## flow/config.mk

```make
export PLATFORM = sky130hd
export DESIGN_NAME = CORDIC_COS_SIN
export DESIGN_NICKNAME = CORDIC_COS_SIN
export VERILOG_FILES = /design/flow/design.v
export SDC_FILE = /design/flow/constraint.sdc
export NUM_CORES = 4
export LEC_CHECK = 0
export ABC_AREA = 0
export CAP_MARGIN = 20
export CORE_ASPECT_RATIO = 1.04
export CORE_MARGIN = 2
export CORE_UTILIZATION = 71
export CTS_CLUSTER_DIAMETER = 256
export CTS_CLUSTER_SIZE = 28
export GPL_TIMING_DRIVEN = 1
export MAX_ROUTING_LAYER = met5
export PLACE_DENSITY = 0.73
export SETUP_SLACK_MARGIN = -0.23
export SLEW_MARGIN = 20
```

## flow/run.sh

```bash
#!/bin/bash
# the make line also repeats each setting of config.mk as NAME=value (left out here)
make -C /OpenROAD-flow-scripts/flow DESIGN_CONFIG=/design/flow/config.mk WORK_HOME=/design/flow/orfs CLKGATE_MAP_FILE= finish
```

## flow/constraint.sdc

```tcl
create_clock -name core_clock -period 3.06 [get_ports {clk}]
set_input_delay 0.6120 -clock core_clock [delete_from_list [all_inputs] [get_ports {clk}]]
set_output_delay 0.6120 -clock core_clock [all_outputs]
set_load 0.01 [all_outputs]
```

## flow/design.v

```verilog
module CORDIC_COS_SIN #(
    parameter DATA_WIDTH = 16,
    parameter PHASE_WIDTH = 32,
    parameter STAGE = 16
) (
    input clk,
    input rst,
    input en,
    input mode,      
    input signed [DATA_WIDTH-1:0] x0,
    input signed [DATA_WIDTH-1:0] y0,
    input signed [PHASE_WIDTH-1:0] phase,    
    output valid,
    output [DATA_WIDTH:0] cos,
    output [DATA_WIDTH:0] sin
);
parameter K = 32'd39797;     
parameter [PHASE_WIDTH*STAGE-1:0] atan = {32'd128, 32'd256, 32'd448, 32'd896, 32'd1856, 32'd3648, 32'd7360, 32'd14656, 32'd29312,
                                         32'd58688, 32'd117312, 32'd234368, 32'd466944, 32'd919872, 32'd1740992, 32'd2949120};
integer i, j;
wire [1:0] quadrant;
assign quadrant = phase[PHASE_WIDTH-1:PHASE_WIDTH-2];
reg signed [DATA_WIDTH:0] x_pre;
reg signed [DATA_WIDTH:0] y_pre;
reg signed [PHASE_WIDTH-1:0] z_pre;
reg signed [DATA_WIDTH:0] x [0:STAGE-1];
reg signed [DATA_WIDTH:0] y [0:STAGE-1];
reg signed [PHASE_WIDTH-1:0] z [0:STAGE-1];
reg signed [DATA_WIDTH:0] x_shift [0:STAGE-1]; 
reg signed [DATA_WIDTH:0] y_shift [0:STAGE-1];
reg [STAGE-1:0] sign;
always @(*) begin
    for(i=0; i<STAGE; i=i+1)begin
        x_shift[i] = x[i] >>> i;
        y_shift[i] = y[i] >>> i;
        sign[i] = z[i][PHASE_WIDTH-1];
    end
end
wire [DATA_WIDTH:0] x0_pos, x0_neg;
wire [DATA_WIDTH:0] y0_pos, y0_neg;
assign x0_pos = (x0 == 0) ? 0 : {1'b0, x0};
assign x0_neg = (x0 == 0) ? 0 : {1'b1, (~x0)+16'b1};
assign y0_pos = (y0 == 0) ? 0 : {1'b0, y0};
assign y0_neg = (y0 == 0) ? 0 : {1'b1, (~y0)+16'b1};
always @(posedge clk or posedge rst) begin
    if(rst)begin
        x_pre <= 0;
        y_pre <= 0;
        z_pre <= 0;
    end
    else begin
        if(en)begin
            case (quadrant)
                0:begin
                    x_pre <= x0_pos;
                    y_pre <= y0_pos;
                    z_pre <= phase;
                end
                1:begin
                    x_pre <= y0_neg;
                    y_pre <= x0_pos;
                    z_pre <= {2'b00, phase[29:0]};
                end
                2:begin
                    x_pre <= y0_pos;
                    y_pre <= x0_neg;
                    z_pre <= {2'b11, phase[29:0]};
                end
                3:begin
                    x_pre <= x0_pos;
                    y_pre <= y0_pos;
                    z_pre <= phase;
                end
            endcase
        end
        else begin
            x_pre <= 0;
            y_pre <= 0;
            z_pre <= 0;
        end
    end
end
always @(posedge clk or posedge rst) begin
    if(rst)begin
        for(i=0; i<STAGE; i=i+1)begin
            x[i] <= 0;
            y[i] <= 0;
            z[i] <= 0;
        end
    end
    else begin
        x[0] <= x_pre;
        y[0] <= y_pre;
        z[0] <= z_pre;
        for(i=0; i<STAGE-1; i=i+1)begin    
            x[i+1] <= sign[i] ? x[i]+y_shift[i] : x[i]-y_shift[i];
            y[i+1] <= sign[i] ? y[i]-x_shift[i] : y[i]+x_shift[i];
            z[i+1] <= sign[i] ? z[i]+atan[32*(i+1)-1 -: 32] : z[i]-atan[32*(i+1)-1 -: 32];
        end
    end
end
assign cos = x[STAGE-1];
assign sin = y[STAGE-1];
assign valid = en_dly[STAGE];
reg [4:0] cnt;
always @(posedge clk or posedge rst) begin
    if(rst)begin
        cnt <= 0;
    end
    else begin
        if(cnt == 0)begin
            if(en)begin
                cnt <= cnt + 1;
            end
        end
        else begin
            cnt <= (cnt == 16) ? 0 : cnt+1;
        end
    end
end
reg [STAGE:0] en_dly;
always @(posedge clk or posedge rst) begin
    if(rst)begin
        en_dly <= 0;
    end
    else begin
        en_dly[0] <= en;
        for(i=0; i<STAGE; i=i+1)begin
            en_dly[i+1] <= en_dly[i];
        end
    end
end
endmodule
```

==> results of run 1 <==
-- final cells by class --
cell class / count / area (um^2)
sequential: 983 / 24600
fill: 5258 / 13840
multi-input combinational: 5680 / 42670
clock buffer: 43 / 1076
clock inverter: 2 / 38.79
inverter: 457 / 1748
timing repair buffer: 1143 / 9169
tap: 1228 / 1536
-- per-layer routing --
metal  share of wire  up-vias  wire [um]  GRT usage
met5        0.000074        -         13          0
met4           0.056        2       9832     0.1669
met3           0.047      551       8233    0.03682
met2            0.51     1921      88880     0.6166
met1            0.39    28170      68810     0.4011
li1                -    27740          -          -
-- per-stage QoR --
stage / utilization / area [um^2]
2_1_floorplan: - / 68130
3_3_place_gp: 0.8255 / 78160
3_5_place_dp: 0.8255 / 78160
4_1_cts: 0.8396 / 79490
5_1_grt: 0.8539 / 80840
6_report: 0.8539 / 80840
-- timing repair --
action                                  CTS  global route
gates resized                            44           299
pin swaps                                14           103
setup buffers                             8            30
gates cloned                              0             1
endpoints found under the setup margin   44           142
==> summary.txt, run 1 <==
Chip Area, Yosys = 67,910 um^2
Place WS = -0.4642 ns
CP Depth = 14
#FFs+latches synth = 983
violated checks = negative setup slack
Worst Hold Path EP = z[0][9]
FF-to-FF Start = x[3][5]
endpoints failing hold = 0
setup ws final = -0.3151 ns
RSZ-0062 raised after global routing = yes
CP Cell Sequence = nor2_1, nand3b_1, nor2_1, nor2_1, xnor2_1, ha_1, a21oi_1, o21ai_2, a211oi_2, buf_4, nor3_1, or3_1, a21oi_1, xnor2_1
endpoints failing setup = 128
Init Core Util = 0.7173
I/O Buffers = 95
Rows = 115
worst hold-check path type = flip-flop to flip-flop
Core ar. = 94,680 um^2
total track usage = 0.3406
fin crit share = 1.103
worst hold stages = 0
Buf/Inv on CP = 1
R2R depth = 14
and-or/or-and share of the synthesized area = 0.1749
first-pass GRT wire length = 275.4 mm
Startpoint Class = flip-flop
DPL Wire Length = 133.7 mm
clock latency on the worst-skew pair = 0.65 ns
flop-to-flop setup slack = -0.32 ns
Worst-path clk slew = 0.12 ns
critical path required time = 3.63 ns
Crit Path Max Fanout = 4
P&R area growth vs syn = 19.04%
via density per instance = 6.122
count of antenna-violating nets left after detailed routing = 0
antenna diode count = 0
Num CTS Buffers = 41
vias in the first global route = 57,460
Area leader share = 0.3622
cell family with most CP delay = simple AND/OR/NAND/NOR gates
Crit Path Class = flip-flop to flip-flop
YS warnings = 6
slowest stage delay, CP = 0.47 ns
Nets = 9,300
Max-Cap Viols = 0
Worst R2R End = y[4][16]
Post-Synthesis Net Count = 8,202
Fin Hold WS = 0.3548 ns
Log Warnings = 78
largest net degree at the start of global routing = 118
CP startpoint = x[3][5]
initial antenna violation count = 1
crit path max-delay cell type = dfrtp_1
routability cong. = 0.9398
clk_skew = 0.03228 ns
drt total wl = 175.8 mm
DIE AREA = 98,140 um^2
number of enable flip-flop cells = 0
Least-Margin Pin Slew = 0.7049 ns
Mux area share = 0.009580
outcome = complete, but fails checks
post-synthesis sequential area ratio = 0.3622
chip width = 307.3 um
1st-iter DRT viols = 4,615
wire per inst = 18.43 um
most frequent CP cell = nor2_1
cell count after synthesis = 7,208
Sink Count = 983
Logic family by area = adder cells
Layout Cells excl Fill = 9,536
Min-Delay Startpoint = z_pre[9]
cell count in the Yosys report = 7,208
ys flop type = dfrtp_1
highest clock rate = 0.2963 GHz
Top Ports = 103
placed cells = 9,458
TritonRoute pass-1 iters = 9
Slew HR = 0.5300
Cell Type Count = 82
CTS max path bufs = 3
min cycle time layout = 3.375 ns
Die H = 319.4 um
top cells by count = 983 x dfrtp_1, 882 x ha_1, 674 x a21oi_1
Synth Area in XOR/XNOR = 0.1101
WP data arrival = 3.95 ns
Post-Syn Area = 67,910 um^2
Final Max Tran Viols = 0
htree depth = 2
yosys adder share = 0.1755
clock root cell = clkbuf_16
hold_buf cts = 0
DRC viols = 0
global route total overflow = 0
Top cells by area = dfrtp_1 36%, ha_1 16%, xnor2_1 7.5%
Synth area leader = dfrtp_1
Synth top cell by count = dfrtp_1
CTS tree = done
vias after detailed routing = 58,380
Mean Syn Cell Area = 9.422 um^2
asr flop ratio synth = 1.000
CP endpoint = y[4][16]
CP endpoint kind = flip-flop
setup_tns = -10.88 ns
post-synthesis simple-gate area fraction = 0.1374
==> run 2, diff against run 1 <==
- ABC_AREA: 0 -> unset
- CORE_ASPECT_RATIO: 1.04 -> unset
- CORE_UTILIZATION: 71 -> 72
- CTS_CLUSTER_DIAMETER: 256 -> unset
- CTS_CLUSTER_SIZE: 28 -> unset
- GPL_TIMING_DRIVEN: 1 -> unset
- HOLD_SLACK_MARGIN: unset -> -0.1
- MAX_ROUTING_LAYER: met5 -> unset
- PLACE_DENSITY: 0.73 -> unset
- SETUP_SLACK_MARGIN: -0.23 -> unset
- clock period: 3.06 -> 3.04 ns (I/O delays scaled with it)
==> summary.txt, run 2 <==
Core ar. = 93,330 um^2 (-1.4%)
cell count in the Yosys report = 7,208 (unchanged)
ys flop type = dfrtp_1
Err = [ERROR GRT-0232] Routing congestion too high. Check the congestion heatmap in the GUI.
global route total overflow = 16,770
outcome = did not finish
post-synthesis simple-gate area fraction = 0.1374 (unchanged)
Top Ports = 103 (unchanged)
Synth top cell by count = dfrtp_1
number of enable flip-flop cells = 0 (unchanged)
Chip Area, Yosys = 67,910 um^2 (unchanged)
Init Core Util = 0.7277 (+0.01037)
Logic family by area = adder cells
Stop stage = 5_1_grt
DP Area = 78,400 um^2 (+0.31%)
yosys adder share = 0.1755 (unchanged)
htree depth = 3 (+1)
hold_buf cts = 0 (unchanged)
Post-Synthesis Net Count = 8,202 (unchanged)
cell count after synthesis = 7,208 (unchanged)
Synth Area in XOR/XNOR = 0.1101 (unchanged)
clock root cell = clkbuf_16
Die H = 311.1 um (-2.6%)
YS warnings = 6 (unchanged)
Num CTS Buffers = 105 (+160%)
routability cong. = 0.9688 (+3.1%)
Mean Syn Cell Area = 9.422 um^2 (unchanged)
asr flop ratio synth = 1.000 (unchanged)
Area leader share = 0.3622 (unchanged)
total track usage = 1.181
Synth area leader = dfrtp_1
chip width = 311.1 um (+1.3%)
Top cells by area = dfrtp_1 36%, ha_1 16%, xnor2_1 7.5%
DPL Wire Length = 136.5 mm (+2.1%)
CTS max path bufs = 3 (unchanged)
#FFs+latches synth = 983 (unchanged)
Sink Count = 983 (unchanged)
top cells by count = 983 x dfrtp_1, 882 x ha_1, 674 x a21oi_1
Rows = 112 (-2.6%)
and-or/or-and share of the synthesized area = 0.1749 (unchanged)
Post-Syn Area = 67,910 um^2 (unchanged)
DIE AREA = 96,790 um^2 (-1.4%)
Cell Type Count = 82 (unchanged)
Mux area share = 0.009580 (unchanged)
post-synthesis sequential area ratio = 0.3622 (unchanged)
I/O Buffers = 95 (unchanged)
run 2: layer usage:
metal  overflow  GRT usage
met1        190     0.9580
met2      13670      1.684
met3        221     0.8719
met4       2664      1.266
met5         32     0.6695
run 2: what timing repair did:
| action | 4_1_cts |
|---|---|
| resized | 523 |
| pin swaps | 250 |
| setup endpoints to repair | 200 |
| setup buffers | 131 |
run 2: through the flow:
| stage | cells | worst slack, ns | util |
|---|---|---|---|
| after floorplan | 7208 | -11.11 | - |
| after global placement | 9506 | -0.4737 | 0.8401 |
| after detailed placement | 9506 | -0.5122 | 0.8401 |
| after CTS | 9828 | -0.2967 | 0.9105 |
==> run 3, diff against run 2 <==
- ABC_AREA: unset -> 0
- CELL_PAD_IN_SITES_DETAIL_PLACEMENT: unset -> 1
- CELL_PAD_IN_SITES_GLOBAL_PLACEMENT: unset -> 2
- CORE_ASPECT_RATIO: unset -> 1.04
- CORE_UTILIZATION: 72 -> 41
- CTS_CLUSTER_DIAMETER: unset -> 73
- CTS_CLUSTER_SIZE: unset -> 81
- GPL_ROUTABILITY_DRIVEN: unset -> 0
- GPL_TIMING_DRIVEN: unset -> 1
- HOLD_SLACK_MARGIN: -0.1 -> unset
- MAX_ROUTING_LAYER: unset -> met4
- PLACE_DENSITY: unset -> 0.73
- SETUP_SLACK_MARGIN: unset -> 0.85
- clock period: 3.04 -> 6.92 ns (I/O delays scaled with it)
==> summary.txt, run 3 <==
outcome = finished clean
Die H = 419.0 um (+35%)
ys flop type = dfrtp_1
Nets = 8,343
drt total wl = 175.6 mm
Post-CTS Setup Bufs = 0 (-100%)
Num CTS Buffers = 87 (-17%)
I/O Buffers = 95 (unchanged)
worst hold-check path type = flip-flop to flip-flop
YS warnings = 6 (unchanged)
Worst R2R End = z[12][30]
register area = 24,600 um^2
Slew HR = 0.3259
post-synthesis sequential area ratio = 0.3622 (unchanged)
CP endpoint kind = flip-flop
total track usage = 0.2170
Core ar. = 164,700 um^2 (+76%)
WP data arrival = 5.29 ns
DP Area = 71,650 um^2 (-8.6%)
MI comb area = 41,260 um^2
endpoints failing hold = 0
Min-Delay Startpoint = z_pre[25]
DRC viols = 0
yosys adder share = 0.1755 (unchanged)
most frequent CP cell = buf_4
slowest stage delay, CP = 0.50 ns
post_cts resized = 0 (-100%)
largest net degree at the start of global routing = 156
cell count in the Yosys report = 7,208 (unchanged)
Logic family by area = adder cells
placed cells = 9,415 (-0.96%)
CTS tree = done
min cycle time layout = 4.645 ns
setup ws final = 2.275 ns
Synth area leader = dfrtp_1
Place WS = 2.162 ns (+2.674 ns)
antenna diode count = 0
CTS max path bufs = 3 (unchanged)
asr flop ratio synth = 1.000 (unchanged)
cell count after synthesis = 7,208 (unchanged)
DPL Wire Length = 141.3 mm (+3.5%)
Finished Cell Area = 74,950 um^2
vias after detailed routing = 51,870
count of antenna-violating nets left after detailed routing = 0
Synth top cell by count = dfrtp_1
endpoints failing setup = 0
Final Max Tran Viols = 0
post-synthesis simple-gate area fraction = 0.1374 (unchanged)
vias in the first global route = 55,240
CP endpoint = z[12][30]
layout filler cell count = 18,670
global route total overflow = 0
critical path required time = 7.57 ns
Area leader share = 0.3622 (unchanged)
Log Warnings = 72
and-or/or-and share of the synthesized area = 0.1749 (unchanged)
CP startpoint = z[11][31]
#FFs+latches synth = 983 (unchanged)
R2R depth = 13
DIE AREA = 168,900 um^2 (+75%)
worst hold stages = 0
CP Cell Sequence = buf_4, inv_1, buf_4, fa_1, a211oi_1, nor2_1, o41a_1, a221oi_2, o311ai_1, o41ai_1, o21ai_0, a2111oi_0, a311o_1
Mux area share = 0.009580 (unchanged)
Max-Cap Viols = 0
Chip Area, Yosys = 67,910 um^2 (unchanged)
Rows = 152 (+36%)
RSZ-0062 raised after global routing = no
Sink Count = 983 (unchanged)
highest clock rate = 0.2153 GHz
TritonRoute pass-1 iters = 5
CP Depth = 13
fin crit share = 0.6712
chip width = 403.1 um (+30%)
Startpoint Class = flip-flop
post-layout util = 0.4551
Top cells by area = dfrtp_1 36%, ha_1 16%, xnor2_1 7.5%
via density per instance = 5.416
top cells by count = 983 x dfrtp_1, 882 x ha_1, 674 x a21oi_1
htree depth = 3 (unchanged)
Synth Area in XOR/XNOR = 0.1101 (unchanged)
Least-Margin Pin Slew = 1.010 ns
Layout Cells excl Fill = 9,578
first-pass GRT wire length = 290.6 mm
Crit Path Class = flip-flop to flip-flop
FF-to-FF Start = z[11][31]
clk_skew = 0.04130 ns
clock root cell = clkbuf_16
Mean Syn Cell Area = 9.422 um^2 (unchanged)
Top Ports = 103 (unchanged)
clock latency on the worst-skew pair = 0.73 ns
Post-Synthesis Net Count = 8,202 (unchanged)
P&R area growth vs syn = 10.36%
wire per inst = 18.33 um
Crit Path Max Fanout = 22
Init Core Util = 0.4123 (-0.3153)
Worst Hold Path EP = z[0][25]
Cell Type Count = 82 (unchanged)
1st-iter DRT viols = 2,020
number of enable flip-flop cells = 0 (unchanged)
hold_buf cts = 0 (unchanged)
initial antenna violation count = 1
flop-to-flop setup slack = 2.28 ns
Buf/Inv on CP = 3
Post-Syn Area = 67,910 um^2 (unchanged)
crit path max-delay cell type = fa_1
cell family with most CP delay = AND-OR/OR-AND gates
Worst-path clk slew = 0.11 ns
-- run 3: final cells by class --
class | count | area share
Timing Repair Buffer | 140 | 0.01863
Sequential cell | 983 | 0.3282
Inverter | 457 | 0.02294
Clock buffer | 94 | 0.03052
Multi-Input combinational cell | 5680 | 0.5505
Tap cell | 2156 | 0.03599
Clock inverter | 68 | 0.01322
-- run 3: metal layers --
layer,vias to the layer above,global-route usage,share of wire
li1,25850,-,-
met1,25330,0.2609,0.44
met2,461,0.3845,0.50
met3,227,0.02247,0.026
met4,0,0.06208,0.027
met5,-,-,0
-- run 3: metrics by stage --
step	TNS (ns)	hold slack, ns
finish	0	0.3441
detailed placement	0	0.3355
global placement	0	0.3331
global route	0	0.3522
floorplan	-7868.37	0.3312
CTS	0	0.3467
==> run 4, diff against run 3 <==
- ABC_AREA: 0 -> unset
- CELL_PAD_IN_SITES_DETAIL_PLACEMENT: 1 -> unset
- CELL_PAD_IN_SITES_GLOBAL_PLACEMENT: 2 -> unset
- CORE_ASPECT_RATIO: 1.04 -> unset
- CORE_UTILIZATION: 41 -> 70
- CTS_CLUSTER_DIAMETER: 73 -> 358
- CTS_CLUSTER_SIZE: 81 -> 36
- GPL_ROUTABILITY_DRIVEN: 0 -> unset
- GPL_TIMING_DRIVEN: 1 -> unset
- MAX_ROUTING_LAYER: met4 -> unset
- PLACE_DENSITY: 0.73 -> unset
- SETUP_SLACK_MARGIN: 0.85 -> unset
- clock period: 6.92 -> 3.0 ns (I/O delays scaled with it)
==> summary.txt, run 4 <==
outcome = did not finish
Stop stage = 5_1_grt
post-synthesis sequential area ratio = 0.3622 (unchanged)
top cells by count = 983 x dfrtp_1, 882 x ha_1, 674 x a21oi_1
Rows = 114 (-25%)
DP Area = 79,490 um^2 (+11%)
#FFs+latches synth = 983 (unchanged)
Post-Syn Area = 67,910 um^2 (unchanged)
YS warnings = 6 (unchanged)
Logic family by area = adder cells
post-synthesis simple-gate area fraction = 0.1374 (unchanged)
Top Ports = 103 (unchanged)
Core ar. = 96,420 um^2 (-41%)
Area leader share = 0.3622 (unchanged)
htree depth = 1 (-2)
clock root cell = clkbuf_16
ys flop type = dfrtp_1
Synth Area in XOR/XNOR = 0.1101 (unchanged)
yosys adder share = 0.1755 (unchanged)
Sink Count = 983 (unchanged)
Top cells by area = dfrtp_1 36%, ha_1 16%, xnor2_1 7.5%
Mean Syn Cell Area = 9.422 um^2 (unchanged)
cell count in the Yosys report = 7,208 (unchanged)
routability cong. = 0.9603
Post-Synthesis Net Count = 8,202 (unchanged)
hold_buf cts = 0 (unchanged)
I/O Buffers = 95 (unchanged)
Mux area share = 0.009580 (unchanged)
asr flop ratio synth = 1.000 (unchanged)
and-or/or-and share of the synthesized area = 0.1749 (unchanged)
Chip Area, Yosys = 67,910 um^2 (unchanged)
CTS max path bufs = 3 (unchanged)
Init Core Util = 0.7043 (+0.2920)
number of enable flip-flop cells = 0 (unchanged)
Synth area leader = dfrtp_1
Num CTS Buffers = 31 (-64%)
Synth top cell by count = dfrtp_1
chip width = 315.5 um (-22%)
Die H = 315.5 um (-25%)
DIE AREA = 99,520 um^2 (-41%)
Cell Type Count = 82 (unchanged)
DPL Wire Length = 139.9 mm (-0.98%)
cell count after synthesis = 7,208 (unchanged)
==> run 4: per-stage QoR <==
stage	setup slack, ns	cells
CTS	-0.3003	9815
detailed placement	-0.5325	9656
global placement	-0.5285	9656
floorplan	-11.14	7208
==> run 4: repair_timing <==
action                                  CTS
endpoints found under the setup margin  188
buffers inserted                        131
resized                                 528
pin swaps                               292
==> run 5, diff against run 4 <==
- ABC_AREA: unset -> 1
- CORE_ASPECT_RATIO: unset -> 0.92
- CORE_UTILIZATION: 70 -> 72
- CTS_CLUSTER_DIAMETER: 358 -> 368
- CTS_CLUSTER_SIZE: 36 -> 90
- PLACE_DENSITY: unset -> 0.35
- SETUP_SLACK_MARGIN: unset -> 0.65
- clock period: 3.0 -> 2.29 ns (I/O delays scaled with it)
==> summary.txt, run 5 <==
Mean Syn Cell Area = 7.221 um^2 (-23%)
cell count in the Yosys report = 10,990 (+52%)
chip width = 350.1 um (+11%)
Place WS = -0.4563 ns (+0.07624 ns)
DP Area = 92,960 um^2 (+17%)
total track usage = 0.7374
CTS max path bufs = 3 (unchanged)
global route total overflow = 115
Rows = 116 (+1.8%)
Post-Syn Area = 79,330 um^2 (+17%)
Synth top cell by count = nand2_1
asr flop ratio synth = 1.000 (unchanged)
number of enable flip-flop cells = 0 (unchanged)
Num CTS Buffers = 14 (-55%)
htree depth = 1 (unchanged)
Chip Area, Yosys = 79,330 um^2 (+17%)
Synth area leader = dfrtp_1
Die H = 322.4 um (+2.2%)
outcome = did not finish
Area leader share = 0.3101 (-0.05214)
post-synthesis simple-gate area fraction = 0.2810 (+0.1435)
Top cells by area = dfrtp_1 31%, nand2_1 14%, ha_1 14%
cell count after synthesis = 10,990 (+52%)
Cell Type Count = 62 (-24%)
Sink Count = 983 (unchanged)
DIE AREA = 112,900 um^2 (+13%)
Mux area share = 0 (-0.009580)
ys flop type = dfrtp_1
Top Ports = 103 (unchanged)
Logic family by area = simple AND/OR/NAND/NOR gates
Err = [ERROR GRT-0116] Global routing finished with congestion. Check the congestion regions in the DRC Viewer.
#FFs+latches synth = 983 (unchanged)
and-or/or-and share of the synthesized area = 0.1126 (-0.06232)
Synth Area in XOR/XNOR = 0.07571 (-0.03438)
post-synthesis sequential area ratio = 0.3101 (-0.05214)
yosys adder share = 0.1502 (-0.02526)
clock root cell = clkbuf_16
YS warnings = 6 (unchanged)
I/O Buffers = 95 (unchanged)
Core ar. = 109,000 um^2 (+13%)
Post-Synthesis Net Count = 11,980 (+46%)
routability cong. = 1.104 (+15%)
Stop stage = 5_1_grt
DPL Wire Length = 188.0 mm (+34%)
Init Core Util = 0.7278 (+0.02350)
top cells by count = 3,044 x nand2_1, 1,357 x inv_1, 1,014 x nor2_1
[run 5: repair_timing]
action | in CTS
gates cloned | 9
setup endpoints to repair | 796
pin swaps | 835
hold buffers | 0
resized | 1604
buffers inserted | 247
[run 5: layer usage]
layer / track usage / overflow
met4: 0.7154 / 41
met2: 0.9164 / 59
met5: 0.3193 / 2
met3: 0.5754 / 13
met1: 0.7357 / 0
[run 5: stage by stage]
step | hold WS (ns) | instances
floorplan | 0.3312 | 10990
global placement | 0.3318 | 13790
detailed placement | 0.3347 | 13790
CTS | 0.1162 | 14060
==> run 6, diff against run 5 <==
- ABC_AREA: 1 -> unset
- CORE_ASPECT_RATIO: 0.92 -> unset
- CTS_CLUSTER_DIAMETER: 368 -> 362
- CTS_CLUSTER_SIZE: 90 -> 98
- PLACE_DENSITY: 0.35 -> unset
- SETUP_SLACK_MARGIN: 0.65 -> unset
- clock period: 2.29 -> 2.95 ns (I/O delays scaled with it)
==> summary.txt, run 6 <==
outcome = did not finish
DP Area = 80,520 um^2 (-13%)
cell count in the Yosys report = 7,208 (-34%)
Top Ports = 103 (unchanged)
Synth Area in XOR/XNOR = 0.1101 (+0.03438)
chip width = 311.1 um (-11%)
placed cells = 9,772 (-29%)
yosys adder share = 0.1755 (+0.02526)
asr flop ratio synth = 1.000 (unchanged)
clock root cell = clkbuf_16
Place WS = -0.6176 ns (-0.1613 ns)
Stop stage = 5_1_grt
Die H = 311.1 um (-3.5%)
Area leader share = 0.3622 (+0.05214)
Synth area leader = dfrtp_1
Core ar. = 93,330 um^2 (-14%)
Synth top cell by count = dfrtp_1
DPL Wire Length = 144.8 mm (-23%)
Top cells by area = dfrtp_1 36%, ha_1 16%, xnor2_1 7.5%
top cells by count = 983 x dfrtp_1, 882 x ha_1, 674 x a21oi_1
Sink Count = 983 (unchanged)
Num CTS Buffers = 14 (unchanged)
Cell Type Count = 82 (+32%)
number of enable flip-flop cells = 0 (unchanged)
Init Core Util = 0.7277 (about the same)
Mux area share = 0.009580 (+0.009580)
CTS max path bufs = 3 (unchanged)
cell count after synthesis = 7,208 (-34%)
ys flop type = dfrtp_1
post-synthesis sequential area ratio = 0.3622 (+0.05214)
DIE AREA = 96,790 um^2 (-14%)
Chip Area, Yosys = 67,910 um^2 (-14%)
Rows = 112 (-3.4%)
and-or/or-and share of the synthesized area = 0.1749 (+0.06232)
routability cong. = 0.9558 (-13%)
I/O Buffers = 95 (unchanged)
YS warnings = 6 (unchanged)
htree depth = 1 (unchanged)
post-synthesis simple-gate area fraction = 0.1374 (-0.1435)
#FFs+latches synth = 983 (unchanged)
Logic family by area = adder cells
Post-Syn Area = 67,910 um^2 (-14%)
Err = [ERROR DPL-0038] Utilization greater than 100%, impossible to legalize
Post-Synthesis Net Count = 8,202 (-32%)
hold_buf cts = 0 (unchanged)
Mean Syn Cell Area = 9.422 um^2 (+30%)
-- run 6: timing repair --
| action | 4_1_cts |
|---|---|
| resized | 825 |
| buffers inserted | 292 |
| pin swaps | 513 |
| setup endpoints to repair | 242 |
| cloned | 1 |
| endpoints found under the hold margin | 0 |
-- run 6: through the flow --
| step | TNS, ns | hold WS, ns | util |
|---|---|---|---|
| after floorplan | - | 0.3312 | - |
| after detailed placement | -48.66 | 0.3347 | 0.8628 |
| after global placement | -25.80 | 0.3319 | 0.8628 |
| after CTS | -8.930 | 0.3433 | 0.9276 |
==> run 7, diff against run 6 <==
- ABC_AREA: unset -> 0
- CORE_ASPECT_RATIO: unset -> 1.04
- CORE_UTILIZATION: 72 -> 71
- CTS_CLUSTER_DIAMETER: 362 -> 256
- CTS_CLUSTER_SIZE: 98 -> unset
- GPL_TIMING_DRIVEN: unset -> 1
- MAX_ROUTING_LAYER: unset -> met5
- PLACE_DENSITY: unset -> 0.73
- SETUP_SLACK_MARGIN: unset -> 0.32
- clock period: 2.95 -> 4.05 ns (I/O delays scaled with it)
==> summary.txt, run 7 <==
Post-Syn Area = 67,910 um^2 (unchanged)
post-layout util = 0.7922
slowest stage delay, CP = 0.45 ns
Area leader share = 0.3622 (unchanged)
Max-Cap Viols = 0
Synth top cell by count = dfrtp_1
Num CTS Buffers = 105 (+91)
largest net degree at the start of global routing = 128
global route total overflow = 0
#FFs+latches synth = 983 (unchanged)
Rows = 115 (+2.7%)
Min-Delay Startpoint = z_pre[20]
Worst-path clk slew = 0.06 ns
CP Cell Sequence = inv_1, nand3_1, ha_1, inv_1, o21ai_0, buf_4, ha_1, a21boi_0, o211ai_1, a21oi_1, a2111oi_2, buf_4, nor3_2, o21ai_0, or3b_2
count of antenna-violating nets left after detailed routing = 0
CP endpoint = y[15][15]
setup ws final = 0.4082 ns
CP endpoint kind = flip-flop
min cycle time layout = 3.642 ns
CTS max path bufs = 3 (unchanged)
FF-to-FF Start = x[14][16]
P&R area growth vs syn = 10.44%
Final Max Tran Viols = 0
Synth Area in XOR/XNOR = 0.1101 (unchanged)
total track usage = 0.3253
endpoints failing hold = 0
clock root cell = clkbuf_16
cell family with most CP delay = AND-OR/OR-AND gates
critical path required time = 4.61 ns
Synth area leader = dfrtp_1
worst hold stages = 0
R2R depth = 15
Finished Cell Area = 75,000 um^2
DIE AREA = 98,140 um^2 (+1.4%)
yosys adder share = 0.1755 (unchanged)
via density per instance = 6.117
Core ar. = 94,680 um^2 (+1.4%)
Chip Area, Yosys = 67,910 um^2 (unchanged)
endpoints failing setup = 0
htree depth = 3 (+2)
vias after detailed routing = 53,490
Place WS = 0.05031 ns (+0.6679 ns)
ys flop type = dfrtp_1
drt total wl = 158.3 mm
fin crit share = 0.8992
Slew HR = 0.4982
Mean Syn Cell Area = 9.422 um^2 (unchanged)
DRC viols = 0
Crit Path Max Fanout = 4
YS warnings = 6 (unchanged)
routability cong. = 0.9359 (-2.1%)
Worst R2R End = y[15][15]
Fin Hold WS = 0.3454 ns
wire per inst = 18.11 um
Post-Synthesis Net Count = 8,202 (unchanged)
top cells by count = 983 x dfrtp_1, 882 x ha_1, 674 x a21oi_1
Cell Type Count = 82 (unchanged)
DP Area = 70,970 um^2 (-12%)
Least-Margin Pin Slew = 0.7448 ns
Startpoint Class = flip-flop
Top cells by area = dfrtp_1 36%, ha_1 16%, xnor2_1 7.5%
Nets = 8,427
Die H = 319.4 um (+2.7%)
Sink Count = 983 (unchanged)
antenna diode count = 0
vias in the first global route = 54,210
DPL Wire Length = 121.5 mm (-16%)
1st-iter DRT viols = 3,545
Crit Path Class = flip-flop to flip-flop
Log Warnings = 74
crit path max-delay cell type = or3b_2
post-synthesis simple-gate area fraction = 0.1374 (unchanged)
CP Depth = 15
Mux area share = 0.009580 (unchanged)
I/O Buffers = 95 (unchanged)
clock latency on the worst-skew pair = 0.70 ns
number of enable flip-flop cells = 0 (unchanged)
first-pass GRT wire length = 262.7 mm
worst hold-check path type = flip-flop to flip-flop
CP startpoint = x[14][16]
initial antenna violation count = 0
chip width = 307.3 um (-1.2%)
Worst Hold Path EP = z[0][20]
clk_skew = 0.01950 ns
Logic family by area = adder cells
outcome = finished clean
setup_tns = 0 ns
TritonRoute pass-1 iters = 7
asr flop ratio synth = 1.000 (unchanged)
cell count in the Yosys report = 7,208 (unchanged)
cell count after synthesis = 7,208 (unchanged)
flop-to-flop setup slack = 0.41 ns
RSZ-0062 raised after global routing = yes
Top Ports = 103 (unchanged)
CTS tree = done
highest clock rate = 0.2746 GHz
WP data arrival = 4.20 ns
and-or/or-and share of the synthesized area = 0.1749 (unchanged)
Init Core Util = 0.7173 (-0.01037)
Buf/Inv on CP = 4
post-synthesis sequential area ratio = 0.3622 (unchanged)
[run 7: cell type report]
class                   instances  area, um^2
clock buffers                 138        2963
clock inverters                52       760.7
well taps                    1228        1536
multi-input cells            5680       41470
inverters                     457        1729
flip-flops and latches        983       24600
repair buffers                206        1942
fillers                      6155       19680
[run 7: metrics by stage]
| stage | std cells |
|---|---|
| after floorplan | 7208 |
| final | 8744 |
| after global placement | 8543 |
| after CTS | 8733 |
| after global routing | 8744 |
| after detailed placement | 8543 |
[run 7: repair_timing]
item                                    4_1_cts  5_1_grt
endpoints found under the setup margin        5       53
setup buffers                                 0       11
gates resized                                 6       58
pin swaps                                     0        2
hold buffers                                  0        0
[run 7: layer usage]
layer	global-route usage	vias up	wire, um
met3	0.03907	421	6228
met2	0.5865	1260	80480
met5	0	-	0
li1	-	26100	-
met4	0.1556	0	7692
met1	0.3840	25710	63930
==> run 8, diff against run 7 <==
- ABC_AREA: 0 -> unset
- CORE_ASPECT_RATIO: 1.04 -> unset
- CORE_UTILIZATION: 71 -> 68
- CTS_CLUSTER_DIAMETER: 256 -> unset
- CTS_CLUSTER_SIZE: unset -> 36
- GPL_TIMING_DRIVEN: 1 -> unset
- HOLD_SLACK_MARGIN: unset -> 0.29
- MAX_ROUTING_LAYER: met5 -> unset
- PLACE_DENSITY: 0.73 -> unset
- SETUP_SLACK_MARGIN: 0.32 -> unset
- clock period: 4.05 -> 3.09 ns (I/O delays scaled with it)
==> summary.txt, run 8 <==
vias in the first global route = 59,740 (+10%)
asr flop ratio synth = 1.000 (unchanged)
clk_skew = 0.03470 ns (+0.01520 ns)
Logic family by area = adder cells
ys flop type = dfrtp_1
RSZ-0062 raised after global routing = yes
and-or/or-and share of the synthesized area = 0.1749 (unchanged)
I/O Buffers = 95 (unchanged)
largest net degree at the start of global routing = 128 (unchanged)
CTS max path bufs = 3 (unchanged)
DIE AREA = 102,400 um^2 (+4.4%)
count of antenna-violating nets left after detailed routing = 0 (unchanged)
most frequent CP cell = a21oi_2
Post-Syn Area = 67,910 um^2 (unchanged)
Synth top cell by count = dfrtp_1
Init Core Util = 0.6880 (-0.02928)
TritonRoute pass-1 iters = 9 (+2)
vias after detailed routing = 63,180 (+18%)
CP endpoint = x[11][16]
Mux area share = 0.009580 (unchanged)
met2 WL post-DR = 104.6 mm (+30%)
Worst R2R End = x[11][16]
CTS tree = done
cell count in the Yosys report = 7,208 (unchanged)
yosys adder share = 0.1755 (unchanged)
CP startpoint = z[10][31]
Cell Type Count = 82 (unchanged)
hold_buf cts = 0 (unchanged)
routed wl met3 = 14.43 mm (+130%)
number of enable flip-flop cells = 0 (unchanged)
Synth area leader = dfrtp_1
Crit Path Class = flip-flop to flip-flop
endpoints failing setup = 80 (+80)
DRC viols = 0 (unchanged)
DPL Wire Length = 132.1 mm (+8.7%)
worst hold-check path type = input pin to asynchronous set/reset pin
clock root cell = clkbuf_16
Crit Path Max Fanout = 11 (+7)
min cycle time layout = 3.425 ns (-0.2166 ns)
critical path required time = 3.71 ns (-0.90 ns)
outcome = complete, but fails checks
Max Used Layer = met5
1st-iter DRT viols = 6,076 (+71%)
Num CTS Buffers = 108 (+2.9%)
cell family with most CP delay = AND-OR/OR-AND gates
#FFs+latches synth = 983 (unchanged)
highest clock rate = 0.2920 GHz (+6.3%)
Top Ports = 103 (unchanged)
WL met1 = 78.12 mm (+22%)
routability cong. = 0.9610 (+2.7%)
Finished Cell Area = 87,550 um^2 (+17%)
CP Depth = 14 (-1)
post-synthesis simple-gate area fraction = 0.1374 (unchanged)
top cells by count = 983 x dfrtp_1, 882 x ha_1, 674 x a21oi_1
flop-to-flop setup slack = -0.34 ns (-0.74 ns)
CP endpoint kind = flip-flop
global route total overflow = 0 (unchanged)
Worst-path clk slew = 0.06 ns (about the same)
Mean Syn Cell Area = 9.422 um^2 (unchanged)
layout filler cell count = 4,448 (-28%)
Synth Area in XOR/XNOR = 0.1101 (unchanged)
drt total wl = 212.6 mm (+34%)
Nets = 9,481 (+13%)
FF-to-FF Start = z[10][31]
Max-Cap Viols = 0 (unchanged)
initial antenna violation count = 4 (+4)
CP Cell Sequence = buf_12, buf_4, nor2_1, xor2_1, ha_1, inv_1, o21bai_2, a21oi_2, o21ai_2, a211oi_4, nor3_2, or3_1, a21oi_2, xnor2_2
Top cells by area = dfrtp_1 36%, ha_1 16%, xnor2_1 7.5%
Startpoint Class = flip-flop
YS warnings = 6 (unchanged)
first-pass GRT wire length = 295.1 mm (+12%)
post-synthesis sequential area ratio = 0.3622 (unchanged)
Sink Count = 983 (unchanged)
clock latency on the worst-skew pair = 0.73 ns (+0.03 ns)
Post-Synthesis Net Count = 8,202 (unchanged)
total track usage = 0.3513 (+0.02600)
htree depth = 3 (unchanged)
crit path max-delay cell type = dfrtp_2
endpoints failing hold = 0 (unchanged)
Rows = 115 (unchanged)
Chip Area, Yosys = 67,910 um^2 (unchanged)
Buf/Inv on CP = 3 (-1)
Slew HR = 0.4889 (-0.009290)
Final Max Tran Viols = 0 (unchanged)
wire per inst = 21.57 um (+19%)
P&R area growth vs syn = 28.91%
Core ar. = 98,710 um^2 (+4.3%)
violated checks = negative setup slack
Least-Margin Pin Slew = 0.7473 ns (+0.002483 ns)
slowest stage delay, CP = 0.44 ns (about the same)
Area leader share = 0.3622 (unchanged)
Die H = 320.0 um (+0.19%)
setup ws final = -0.3351 ns (-0.7434 ns)
chip width = 320.0 um (+4.2%)
fin crit share = 1.108 (+0.2093)
DP Area = 78,000 um^2 (+9.9%)
via density per instance = 6.408 (+4.8%)
setup_tns = -8.478 ns (-8.478 ns)
R2R depth = 14 (-1)
Log Warnings = 82 (+11%)
cell count after synthesis = 7,208 (unchanged)
WP data arrival = 4.05 ns (-0.15 ns)
[run 8: cell type report]
cell class	count	area [um^2]	share of cell area
Multi-Input combinational cell	5680	45750	0.5226
Sequential cell	983	24620	0.2812
Timing Repair Buffer	1257	10210	0.1166
Clock buffer	143	2997	0.03423
Inverter	457	1772	0.02024
Tap cell	1287	1610	0.01839
Clock inverter	52	589.3	0.006732
Antenna cell	1	2.502	0.00002858
[run 8: repair_timing]
| item | 4_1_cts | 5_1_grt |
|---|---|---|
| buffers inserted | 72 | 130 |
| setup endpoints to repair | 134 | 227 |
| pin swaps | 143 | 487 |
| cloned | 1 | 0 |
| gates resized | 321 | 740 |
[run 8: routing by layer]
| metal | track usage | up-vias |
|---|---|---|
| li1 | - | 28220 |
| met1 | 0.4208 | 30520 |
| met2 | 0.6285 | 3253 |
| met3 | 0.04502 | 1182 |
| met4 | 0.1610 | 4 |
| met5 | 0 | - |
[run 8: per-stage QoR]
step | setup slack, ns | hold WS (ns) | util | std cells
after global placement | -0.3682 | 0.3313 | 0.7902 | 9473
after detailed placement | -0.5082 | 0.3347 | 0.7902 | 9473
final | -0.3351 | 0.3411 | 0.8869 | 9860
after global routing | -0.4660 | 0.3498 | 0.8869 | 9859
after CTS | -0.1673 | 0.3308 | 0.8456 | 9740
after floorplan | -11.07 | 0.3312 | - | 7208
==> run 9, diff against run 8 <==
- ABC_AREA: unset -> 1
- CORE_UTILIZATION: 68 -> 71
- CTS_CLUSTER_SIZE: 36 -> 15
- HOLD_SLACK_MARGIN: 0.29 -> unset
- PLACE_DENSITY_LB_ADDON: unset -> 0.11
- SETUP_SLACK_MARGIN: unset -> 0.58
- clock period: 3.09 -> 1.98 ns (I/O delays scaled with it)
==> summary.txt, run 9 <==
outcome = did not finish
Stop stage = 4_1_cts
Err = [ERROR DPL-0038] Utilization greater than 100%, impossible to legalize
Chip Area, Yosys = 79,330 um^2 (+17%)
Post-Synthesis Net Count = 11,980 (+46%)
Mux area share = 0 (-0.009580)
post-synthesis sequential area ratio = 0.3101 (-0.05214)
chip width = 338.3 um (+5.7%)
cell count after synthesis = 10,990 (+52%)
Synth Area in XOR/XNOR = 0.07571 (-0.03438)
ys flop type = dfrtp_1
top cells by count = 3,044 x nand2_1, 1,357 x inv_1, 1,014 x nor2_1
Synth top cell by count = nand2_1
Area leader share = 0.3101 (-0.05214)
Post-Syn Area = 79,330 um^2 (+17%)
Cell Type Count = 62 (-24%)
Top Ports = 103 (unchanged)
routability cong. = 1.061 (+10%)
number of enable flip-flop cells = 0 (unchanged)
Synth area leader = dfrtp_1
DPL Wire Length = 219.2 mm (+66%)
Die H = 338.3 um (+5.7%)
post-synthesis simple-gate area fraction = 0.2810 (+0.1435)
yosys adder share = 0.1502 (-0.02526)
Mean Syn Cell Area = 7.221 um^2 (-23%)
#FFs+latches synth = 983 (unchanged)
Place WS = -0.8654 ns (-0.3571 ns)
Init Core Util = 0.7158 (+0.02784)
and-or/or-and share of the synthesized area = 0.1126 (-0.06232)
placed cells = 14,550 (+54%)
DIE AREA = 114,400 um^2 (+12%)
Rows = 122 (+6.1%)
Core ar. = 110,800 um^2 (+12%)
cell count in the Yosys report = 10,990 (+52%)
Logic family by area = simple AND/OR/NAND/NOR gates
YS warnings = 6 (unchanged)
I/O Buffers = 95 (unchanged)
Top cells by area = dfrtp_1 31%, nand2_1 14%, ha_1 14%
asr flop ratio synth = 1.000 (unchanged)
## run 9: per-stage QoR
stage            util  setup TNS (ns)  cell area [um^2]
2_1_floorplan       -               -             80330
3_3_place_gp   0.8900         -159.34             98630
3_5_place_dp   0.8900         -237.75             98630
==> run 10, diff against run 9 <==
- ABC_AREA: 1 -> unset
- CAP_MARGIN: 20 -> 25
- CORE_ASPECT_RATIO: unset -> 1.42
- CORE_UTILIZATION: 71 -> 40
- CTS_CLUSTER_SIZE: 15 -> unset
- PLACE_DENSITY_LB_ADDON: 0.11 -> unset
- SETUP_SLACK_MARGIN: 0.58 -> unset
- TNS_END_PERCENT: unset -> 50
- clock period: 1.98 -> 2.89 ns (I/O delays scaled with it)
==> summary.txt, run 10 <==
ys flop type = dfrtp_1
MI comb area = 49,610 um^2
Nets = 10,460
Worst R2R End = x[3][16]
endpoints failing setup = 155
met2 WL post-DR = 117.1 mm
Buf/Inv on CP = 0
Logic family by area = adder cells
top cells by count = 983 x dfrtp_1, 882 x ha_1, 674 x a21oi_1
via density per instance = 5.208
outcome = complete, but fails checks
yosys adder share = 0.1755 (+0.02526)
Max-Cap Viols = 0
CTS tree = done
highest clock rate = 0.2985 GHz
Max Used Layer = met4
slowest stage delay, CP = 0.56 ns
Top cells by area = dfrtp_1 36%, ha_1 16%, xnor2_1 7.5%
Worst-path clk slew = 0.06 ns
Mean Syn Cell Area = 9.422 um^2 (+30%)
clock latency on the worst-skew pair = 0.77 ns
CP Depth = 13
Synth top cell by count = dfrtp_1
flop-to-flop setup slack = -0.46 ns
first-pass GRT wire length = 310.9 mm
global route total overflow = 0
post-synthesis simple-gate area fraction = 0.1374 (-0.1435)
cell count after synthesis = 7,208 (-34%)
Crit Path Max Fanout = 2
Sink Count = 983
Synth area leader = dfrtp_1
CP Cell Sequence = or4_4, nor4_4, nor2b_2, and3b_2, nor2_2, xor2_1, ha_2, or3_4, a211oi_4, nor3_2, or3_1, a21oi_2, xnor2_1
worst hold-check path type = input pin to asynchronous set/reset pin
placed cells = 11,250 (-23%)
CP startpoint = y[2][6]
Area leader share = 0.3622 (+0.05214)
Cell Type Count = 82 (+32%)
DRC viols = 0
WP data arrival = 4.03 ns
Place WS = -1.049 ns (-0.1834 ns)
Synth Area in XOR/XNOR = 0.1101 (+0.03438)
DIE AREA = 173,100 um^2 (+51%)
Final Max Tran Viols = 0
post-synthesis sequential area ratio = 0.3622 (+0.05214)
P&R area growth vs syn = 48.50%
Rows = 180 (+48%)
Layout Cells excl Fill = 11,820
vias in the first global route = 64,520
Startpoint Class = flip-flop
and-or/or-and share of the synthesized area = 0.1749 (+0.06232)
Die H = 495.0 um (+46%)
Chip Area, Yosys = 67,910 um^2 (-14%)
Mux area share = 0.009580 (+0.009580)
Fin Hold WS = 0.1249 ns
clock root cell = clkbuf_16
critical path required time = 3.57 ns
setup ws final = -0.4606 ns
YS warnings = 6 (unchanged)
Least-Margin Pin Slew = 0.7329 ns
count of antenna-violating nets left after detailed routing = 0
CP endpoint kind = flip-flop
Top Ports = 103 (unchanged)
crit path max-delay cell type = or4_4
TritonRoute pass-1 iters = 5
R2R depth = 13
post-layout util = 0.5962
number of enable flip-flop cells = 0 (unchanged)
Post-Synthesis Net Count = 8,202 (-32%)
routability cong. = 0.9891 (-6.8%)
wire per inst = 17.07 um
FF-to-FF Start = y[2][6]
DPL Wire Length = 150.2 mm (-31%)
layout filler cell count = 13,580
CP endpoint = x[3][16]
routed wl met3 = 4.320 mm
drt total wl = 201.9 mm
cell count in the Yosys report = 7,208 (-34%)
asr flop ratio synth = 1.000 (unchanged)
#FFs+latches synth = 983 (unchanged)
hold_buf cts = 0
chip width = 349.8 um (+3.4%)
RSZ-0062 raised after global routing = yes
CTS max path bufs = 3
vias after detailed routing = 61,580
Crit Path Class = flip-flop to flip-flop
Post-Syn Area = 67,910 um^2 (-14%)
endpoints failing hold = 0
total track usage = 0.2222
Slew HR = 0.5062
Num CTS Buffers = 105
WL met1 = 64.66 mm
fin crit share = 1.159
htree depth = 3
min cycle time layout = 3.351 ns
violated checks = negative setup slack
initial antenna violation count = 2
cell family with most CP delay = simple AND/OR/NAND/NOR gates
Log Warnings = 70
clk_skew = 0.05086 ns
register area = 24,610 um^2
largest net degree at the start of global routing = 94
Init Core Util = 0.4015 (-0.3143)
Core ar. = 169,100 um^2 (+53%)
1st-iter DRT viols = 2,172
I/O Buffers = 95 (unchanged)
-- run 10: layout make-up --
| type | instances | share of cell area |
|---|---|---|
| Sequential cell | 983 | 0.2441 |
| Clock inverter | 51 | 0.006650 |
| Inverter | 457 | 0.01764 |
| Tap cell | 2275 | 0.02823 |
| Antenna cell | 1 | 0.00002481 |
| Timing Repair Buffer | 2243 | 0.1825 |
| Clock buffer | 133 | 0.02898 |
| Multi-Input combinational cell | 5680 | 0.4920 |
-- run 10: what timing repair did --
item	in CTS	in global routing
pin swaps	676	673
buffers inserted	292	160
endpoints found under the setup margin	283	306
gates resized	1145	852
cloned	3	3
-- run 10: layer usage --
metal | up-vias | GRT usage
met5 | - | 0
met4 | 0 | 0.1614
met3 | 631 | 0.02115
met2 | 1003 | 0.4654
met1 | 29800 | 0.1878
li1 | 30150 | -
-- run 10: stage by stage --
stage | cell area (um^2) | setup TNS (ns)
after detailed placement | 85030 | -81.72
after floorplan | 67920 | -
after global routing | 100800 | -42.00
after global placement | 85030 | -72.60
after CTS | 95780 | -17.08
final | 100800 | -17.42
==> run 11, diff against run 10 <==
- ABC_AREA: unset -> 1
- CELL_PAD_IN_SITES_GLOBAL_PLACEMENT: unset -> 2
- CORE_MARGIN: 2 -> 9
- CTS_CLUSTER_DIAMETER: unset -> 345
- SLEW_MARGIN: 20 -> 0
==> summary.txt, run 11 <==
Area leader share = 0.3101 (-0.05214)
vias after detailed routing = 70,360 (+14%)
first-pass GRT wire length = 380.3 mm (+22%)
wire per inst = 16.97 um (-0.63%)
Worst R2R End = y[6][16]
Final Max Tran Viols = 0 (unchanged)
clock root cell = clkbuf_16
and-or/or-and share of the synthesized area = 0.1126 (-0.06232)
1st-iter DRT viols = 3,052 (+41%)
Layout Cells excl Fill = 14,100 (+19%)
#FFs+latches synth = 983 (unchanged)
endpoints failing setup = 0 (-100%)
Mux area share = 0 (-0.009580)
routability cong. = 0.9082 (-8.2%)
setup_tns = 0 ns (+17.42 ns)
Init Core Util = 0.4025 (+0.0009770)
worst hold-check path type = input pin to asynchronous set/reset pin
Sink Count = 983 (unchanged)
Logic family by area = simple AND/OR/NAND/NOR gates
post-synthesis simple-gate area fraction = 0.2810 (+0.1435)
CP Cell Sequence = inv_2, o21ai_0, xor2_1, inv_1, ha_1, a21oi_1, nor2_1, nor2_1, nand2_1, nand2_1, nand2_1, nand2_1, nand2_1
total track usage = 0.2190 (-0.003227)
vias in the first global route = 71,940 (+12%)
Chip Area, Yosys = 79,330 um^2 (+17%)
Synth area leader = dfrtp_1
TritonRoute pass-1 iters = 8 (+3)
Crit Path Max Fanout = 15 (+13)
clk_skew = 0.02524 ns (-0.02562 ns)
Top cells by area = dfrtp_1 31%, nand2_1 14%, ha_1 14%
clock latency on the worst-skew pair = 0.75 ns (-0.02 ns)
CP endpoint kind = flip-flop
Log Warnings = 73 (+4.3%)
Fin Hold WS = 0.2995 ns (+0.1746 ns)
Startpoint Class = flip-flop
fin crit share = 0.9423 (-0.2170)
Synth top cell by count = nand2_1
Worst-path clk slew = 0.07 ns (about the same)
layout filler cell count = 20,550 (+51%)
cell family with most CP delay = simple AND/OR/NAND/NOR gates
Die H = 548.7 um (+11%)
CP Depth = 13 (unchanged)
highest clock rate = 0.3672 GHz (+23%)
P&R area growth vs syn = 13.46%
post-synthesis sequential area ratio = 0.3101 (-0.05214)
Core ar. = 197,100 um^2 (+17%)
Post-Synthesis Net Count = 11,980 (+46%)
YS warnings = 6 (unchanged)
via density per instance = 4.989 (-4.2%)
outcome = finished clean
DRC viols = 0 (unchanged)
CTS tree = done
Num CTS Buffers = 111 (+5.7%)
chip width = 391.7 um (+12%)
most frequent CP cell = nand2_1
crit path max-delay cell type = dfrtp_2
min cycle time layout = 2.723 ns (-0.6272 ns)
Rows = 194 (+7.8%)
WP data arrival = 3.34 ns (-0.69 ns)
DPL Wire Length = 202.6 mm (+35%)
drt total wl = 239.3 mm (+19%)
Buf/Inv on CP = 2 (+2)
Nets = 12,360 (+18%)
I/O Buffers = 95 (unchanged)
CTS max path bufs = 3 (unchanged)
htree depth = 3 (unchanged)
Mean Syn Cell Area = 7.221 um^2 (-23%)
number of enable flip-flop cells = 0 (unchanged)
Slew HR = 0.4114 (-0.09486)
cell count after synthesis = 10,990 (+52%)
Crit Path Class = flip-flop to flip-flop
top cells by count = 3,044 x nand2_1, 1,357 x inv_1, 1,014 x nor2_1
critical path required time = 3.51 ns (-0.06 ns)
slowest stage delay, CP = 0.50 ns (-0.06 ns)
endpoints failing hold = 0 (unchanged)
count of antenna-violating nets left after detailed routing = 0 (unchanged)
initial antenna violation count = 2 (unchanged)
CP startpoint = z[5][31]
asr flop ratio synth = 1.000 (unchanged)
R2R depth = 13 (unchanged)
Max-Cap Viols = 0 (unchanged)
placed cells = 13,880 (+23%)
Synth Area in XOR/XNOR = 0.07571 (-0.03438)
Post-Syn Area = 79,330 um^2 (+17%)
flop-to-flop setup slack = 0.17 ns (+0.63 ns)
cell count in the Yosys report = 10,990 (+52%)
largest net degree at the start of global routing = 115 (+22%)
Cell Type Count = 62 (-24%)
ys flop type = dfrtp_1
yosys adder share = 0.1502 (-0.02526)
RSZ-0062 raised after global routing = yes
DIE AREA = 214,900 um^2 (+24%)
global route total overflow = 0 (unchanged)
CP endpoint = y[6][16]
Least-Margin Pin Slew = 0.8737 ns (+0.1408 ns)
hold_buf cts = 0 (unchanged)
Top Ports = 103 (unchanged)
FF-to-FF Start = z[5][31]
==> run 11: final cells by class <==
class	count	area (um^2)	share of cell area
multi-input cells	8540	49810	0.5534
well taps	2646	3311	0.03678
flip-flops and latches	983	24610	0.2735
repair buffers	344	3095	0.03439
clock inverters	70	991.0	0.01101
diodes	1	2.502	0.00002780
clock buffers	135	2979	0.03310
inverters	1383	5201	0.05779
==> run 11: layer usage <==
metal | vias to the layer above | track usage | wire [um]
met1 | 32400 | 0.2324 | 93090
met2 | 977 | 0.4406 | 130300
met3 | 390 | 0.02003 | 5663
li1 | 36590 | - | -
met4 | 0 | 0.07833 | 10170
met5 | - | 0 | 0
==> run 11: what timing repair did <==
item / in CTS / in global routing
resized: 1 / 178
setup buffers: 0 / 12
endpoints found under the setup margin: 1 / 151
pin swaps: 0 / 29
==> run 11: per-stage QoR <==
step | area [um^2] | setup WS [ns] | util
floorplan | 79330 | -11.23 | -
global route | 90010 | -0.05003 | 0.4567
CTS | 89230 | 0.005216 | 0.4527
finish | 90010 | 0.1666 | 0.4567
detailed placement | 85250 | -0.005896 | 0.4325
global placement | 85250 | -0.005819 | 0.4325
==> run 12, diff against run 11 <==
- ABC_AREA: 1 -> unset
- CAP_MARGIN: 25 -> 20
- CELL_PAD_IN_SITES_GLOBAL_PLACEMENT: 2 -> unset
- CORE_ASPECT_RATIO: 1.42 -> unset
- CORE_MARGIN: 9 -> 2
- CORE_UTILIZATION: 40 -> 25
- CTS_CLUSTER_DIAMETER: 345 -> unset
- SLEW_MARGIN: 0 -> 20
- TNS_END_PERCENT: 50 -> unset
- clock period: 2.89 -> 6.42 ns (I/O delays scaled with it)
==> summary.txt, run 12 <==
Synth area leader = dfrtp_1
Fin Hold WS = 0.3445 ns (+0.04494 ns)
clock root cell = clkbuf_16
Worst R2R End = z[11][24]
Area leader share = 0.3622 (+0.05214)
clk_skew = 0.02825 ns (+0.003009 ns)
and-or/or-and share of the synthesized area = 0.1749 (+0.06232)
fin crit share = 0.7124 (-0.2299)
vias in the first global route = 51,630 (-28%)
CP endpoint = z[11][24]
Top cells by area = dfrtp_1 36%, ha_1 16%, xnor2_1 7.5%
Mean Syn Cell Area = 9.422 um^2 (+30%)
endpoints failing hold = 0 (unchanged)
CTS tree = done
vias after detailed routing = 51,390 (-27%)
Logic family by area = adder cells
post-synthesis simple-gate area fraction = 0.1374 (-0.1435)
Crit Path Class = flip-flop to flip-flop
outcome = finished clean
CP Cell Sequence = buf_4, clkinv_1, fa_1, a21o_1, a21oi_1, o21ai_0, a21oi_1, o21ai_0, or4b_2, a31o_2, a21oi_1, xnor2_1
post-synthesis sequential area ratio = 0.3622 (+0.05214)
global route total overflow = 0 (unchanged)
WP data arrival = 5.21 ns (+1.87 ns)
MI comb area = 41,260 um^2 (-17%)
FF-to-FF Start = z[10][31]
CP endpoint kind = flip-flop
Startpoint Class = flip-flop
register area = 24,600 um^2 (about the same)
DRC viols = 0 (unchanged)
most frequent CP cell = a21oi_1
endpoints failing setup = 0 (unchanged)
Num CTS Buffers = 104 (-6.3%)
P&R area growth vs syn = 13.82%
R2R depth = 12 (-1)
largest net degree at the start of global routing = 179 (+56%)
Final Max Tran Viols = 0 (unchanged)
setup_tns = 0 ns (unchanged)
Synth Area in XOR/XNOR = 0.1101 (+0.03438)
Buf/Inv on CP = 2 (unchanged)
CTS max path bufs = 3 (unchanged)
asr flop ratio synth = 1.000 (unchanged)
#FFs+latches synth = 983 (unchanged)
TritonRoute pass-1 iters = 5 (-3)
chip width = 525.2 um (+34%)
worst hold-check path type = flip-flop to flip-flop
routability cong. = 0.8864 (-2.4%)
initial antenna violation count = 2 (unchanged)
critical path required time = 7.06 ns (+3.55 ns)
DIE AREA = 275,800 um^2 (+28%)
cell count in the Yosys report = 7,208 (-34%)
first-pass GRT wire length = 251.9 mm (-34%)
Place WS = 1.732 ns (+1.738 ns)
drt total wl = 151.1 mm (-37%)
number of enable flip-flop cells = 0 (unchanged)
Least-Margin Pin Slew = 1.004 ns (+0.1301 ns)
Worst-path clk slew = 0.06 ns (about the same)
RSZ-0062 raised after global routing = no
YS warnings = 6 (unchanged)
Mux area share = 0.009580 (+0.009580)
Post-Syn Area = 67,910 um^2 (-14%)
Sink Count = 983 (unchanged)
top cells by count = 983 x dfrtp_1, 882 x ha_1, 674 x a21oi_1
htree depth = 3 (unchanged)
Post-CTS Setup Bufs = 0 (unchanged)
1st-iter DRT viols = 2,372 (-22%)
Chip Area, Yosys = 67,910 um^2 (-14%)
Rows = 191 (-1.5%)
layout filler cell count = 28,030 (+36%)
cell family with most CP delay = AND-OR/OR-AND gates
worst hold stages = 0
flop-to-flop setup slack = 1.85 ns (+1.68 ns)
hold_buf cts = 0 (unchanged)
Crit Path Max Fanout = 30 (+15)
Slew HR = 0.3308 (-0.08058)
Cell Type Count = 82 (+32%)
CP startpoint = z[10][31]
DP Area = 73,340 um^2 (-14%)
Top Ports = 103 (unchanged)
DPL Wire Length = 119.9 mm (-41%)
crit path max-delay cell type = clkinv_1
Finished Cell Area = 77,300 um^2 (-14%)
Nets = 8,353 (-32%)
ys flop type = dfrtp_1
Max-Cap Viols = 0 (unchanged)
yosys adder share = 0.1755 (+0.02526)
via density per instance = 4.663 (-6.5%)
Worst Hold Path EP = z[5][6]
Post-Synthesis Net Count = 8,202 (-32%)
min cycle time layout = 4.574 ns (+1.850 ns)
highest clock rate = 0.2186 GHz (-40%)
total track usage = 0.1071 (-0.1119)
CP Depth = 12 (-1)
clock latency on the worst-skew pair = 0.72 ns (-0.03 ns)
slowest stage delay, CP = 0.80 ns (+0.30 ns)
post_cts resized = 0 (-1)
Die H = 525.2 um (-4.3%)
setup ws final = 1.846 ns (+1.680 ns)
cell count after synthesis = 7,208 (-34%)
Min-Delay Startpoint = z[4][6]
wire per inst = 13.72 um (-19%)
Init Core Util = 0.2510 (-0.1515)
Log Warnings = 80 (+9.6%)
count of antenna-violating nets left after detailed routing = 0 (unchanged)
Synth top cell by count = dfrtp_1
Core ar. = 270,500 um^2 (+37%)
I/O Buffers = 95 (unchanged)
[run 12: through the flow]
step                cells    util
detailed placement  10820  0.2711
global placement    10820  0.2711
finish              11020  0.2857
floorplan            7208       -
global route        11020  0.2857
CTS                 11020  0.2857
[run 12: layout make-up]
class                           count  share of cell area
Clock buffer                      128             0.03704
Tap cell                         3570             0.05779
Timing Repair Buffer              133             0.01664
Multi-Input combinational cell   5680              0.5339
Antenna cell                        2          0.00006475
Clock inverter                     67             0.01413
Sequential cell                   983              0.3182
Inverter                          457             0.02224
[run 12: per-layer routing]
layer | up-vias | track usage | share of wire
li1 | 25960 | - | -
met1 | 24350 | 0.1247 | 0.43
met2 | 813 | 0.2014 | 0.51
met3 | 264 | 0.01302 | 0.029
met4 | 0 | 0.03426 | 0.030
met5 | - | 0 | 0
